==> flow/design.v <==
module alu #(parameter DATA_WIDTH = 32, OP = 3)
(
    input wire start,
    input wire clk,
    input wire reset_n,
    input wire [DATA_WIDTH - 1 : 0] A,
    input wire [DATA_WIDTH - 1 : 0] B,
    input wire [OP - 1 : 0] op,
    output reg [DATA_WIDTH - 1 : 0] result,
    output reg done
);
  localparam AND = 3'b000;   
  localparam OR  = 3'b001;   
  localparam ADD = 3'b010;   
  localparam NOP = 3'b011;   
  localparam SUB = 3'b100;   
  localparam MUL = 3'b101;   
  localparam SLT = 3'b110;   
  reg done_reg;
  reg [DATA_WIDTH - 1 : 0] result_reg;
  always @(posedge clk or negedge reset_n) begin
    if (!reset_n) begin
      result_reg <= 32'h00000000;
    end
    else begin
      if(start) begin
        case (op)
          AND: result_reg <=  A & B;
          OR : result_reg <=  A | B;
          ADD: result_reg <=  A + B;
          SUB: result_reg <=  A - B;
          MUL: result_reg <=  A * B;
          SLT: result_reg <= (A < B) ? 32'b1 : 32'b0;
          default: result_reg <= 32'h00000000;
        endcase
      end
    end
  end
  always @(posedge clk or negedge reset_n) begin
    if(!reset_n) begin
      done_reg <= 1'b0;
    end
    else begin
      if(start && (op != NOP)) begin
        done_reg <= 1'b1;
      end
      else begin
        done_reg <= 1'b0;
      end
    end
  end
  always @(posedge clk or negedge reset_n) begin
    if (!reset_n) begin
      done <= 1'b0;
    end
    else begin
      done <= done_reg;
    end
  end
  always @(posedge clk or negedge reset_n) begin
    if (!reset_n) begin
      result <= 32'h00000000;
    end
    else begin
      result <= result_reg;
    end
  end
endmodule
Settings: LEC_CHECK=0, ABC_AREA=1, CAP_MARGIN=20, CORE_MARGIN=10, CORE_UTILIZATION=40, CTS_CLUSTER_DIAMETER=378, CTS_CLUSTER_SIZE=98, MAX_ROUTING_LAYER=met4, SLEW_MARGIN=20, TNS_END_PERCENT=10; clock period 9.5 ns.
run.sh (not shown) runs the stock make flow with config.mk's settings and CLKGATE_MAP_FILE=.
The starting point finished with timing, DRC and antenna clean.
Change:
Settings changed: CORE_ASPECT_RATIO set to 0.5, CORE_MARGIN 10 to 2, CORE_UTILIZATION 40 to 32, TNS_END_PERCENT 10 to unset.
Wire length rose by 7.4%.
Cell area rose by 1.8%.
Critical path depth rose by 2.
Change:
Settings changed: CORE_ASPECT_RATIO 0.5 to unset, CORE_UTILIZATION 32 to 70, CTS_CLUSTER_SIZE 98 to 100, TNS_END_PERCENT set to 10.
Outcome: Setup slack degrades by 120 ps; synthesized area is unchanged; cell area fell by 3.2%; core utilization rises by 41 points; via count rose by 7.6%; global-route usage climbs by 25 points; count of clock-buffer cells in the layout is higher by 2; routed wire length went down by 6.8%.
Change:
Settings changed: CORE_UTILIZATION 70 to 53, CTS_CLUSTER_SIZE 100 to 98, PLACE_DENSITY set to 0.84, TNS_END_PERCENT 10 to unset.
What happened: Routed wire length shrinks by a few percent. Setup slack gets better by 250 ps. Utilization shrinks by 19 points. Area after synthesis stays the same. Die area grows by a quarter to a third.

// alu: RTL as listed in full above, without the edits since
clock: 10.3 ns
lec_check: 0
cap_margin: 30
cell_pad_in_sites_global_placement: 3
core_aspect_ratio: 1.01
core_margin: 2
core_utilization: 45
place_density_lb_addon: 0.01
slew_margin: 35
Change:
==> flow/config.mk (replaced) <==
export PLATFORM = sky130hd
export DESIGN_NAME = alu
export DESIGN_NICKNAME = alu
export VERILOG_FILES = /design/flow/design.v
export SDC_FILE = /design/flow/constraint.sdc
export NUM_CORES = 4
export LEC_CHECK = 0
export CAP_MARGIN = 20
export CORE_MARGIN = 2
export CORE_UTILIZATION = 45
export SLEW_MARGIN = 20
==> flow/constraint.sdc (replaced) <==
create_clock -name core_clock -period 9.5 [get_ports {clk}]
set_input_delay 1.9000 -clock core_clock [delete_from_list [all_inputs] [get_ports {clk}]]
set_output_delay 1.9000 -clock core_clock [all_outputs]
set_load 0.01 [all_outputs]
The changed run passed the timing, design-rule and antenna checks. First-iteration DRC count rises by 4.6%. Clock skew rises by 8.3 ps. Count of clock-buffer cells in the layout grows by 2. Die area hardly moves. Sequential share of layout area falls by 0.13 points.
Change:
--- a/flow/config.mk
+++ b/flow/config.mk
@@ -6,6 +6,12 @@
 export NUM_CORES = 4
 export LEC_CHECK = 0
+export ABC_AREA = 1
 export CAP_MARGIN = 20
+export CELL_PAD_IN_SITES_DETAIL_PLACEMENT = 2
 export CORE_MARGIN = 2
-export CORE_UTILIZATION = 45
+export CORE_UTILIZATION = 40
+export CTS_CLUSTER_SIZE = 42
+export GPL_ROUTABILITY_DRIVEN = 0
+export HOLD_SLACK_MARGIN = 0.02
+export SETUP_SLACK_MARGIN = -0.04
 export SLEW_MARGIN = 20
Effect:
- The new run aborted during 5_1_grt
- synthesized cell count goes up by a quarter to a third
- die size goes up by about a fifth
- synthesized area goes up by roughly a tenth
Change:
==> flow/config.mk (replaced) <==
export PLATFORM = sky130hd
export DESIGN_NAME = alu
export DESIGN_NICKNAME = alu
export VERILOG_FILES = /design/flow/design.v
export SDC_FILE = /design/flow/constraint.sdc
export NUM_CORES = 4
export LEC_CHECK = 0
export CAP_MARGIN = 20
export CORE_MARGIN = 2
export CORE_UTILIZATION = 45
export SLEW_MARGIN = 20
==> flow/constraint.sdc (replaced) <==
create_clock -name core_clock -period 9.23 [get_ports {clk}]
set_input_delay 1.8460 -clock core_clock [delete_from_list [all_inputs] [get_ports {clk}]]
set_output_delay 1.8460 -clock core_clock [all_outputs]
set_load 0.01 [all_outputs]
Result:
- With this change the flow ran to the end with no violations
- die size falls by 18%
- synthesized cell count falls by 23%
- synthesized area falls by 8.5%
Change:
--- a/flow/config.mk
+++ b/flow/config.mk
@@ -8,4 +8,5 @@
 export CAP_MARGIN = 20
 export CORE_MARGIN = 2
-export CORE_UTILIZATION = 45
+export CORE_UTILIZATION = 72
+export CTS_CLUSTER_SIZE = 99
 export SLEW_MARGIN = 20
==> flow/constraint.sdc (replaced) <==
create_clock -name core_clock -period 11.2 [get_ports {clk}]
set_input_delay 2.2400 -clock core_clock [delete_from_list [all_inputs] [get_ports {clk}]]
set_output_delay 2.2400 -clock core_clock [all_outputs]
set_load 0.01 [all_outputs]
After rerunning: Cell area goes down by 6.2%; worst setup slack improves by 530 ps.
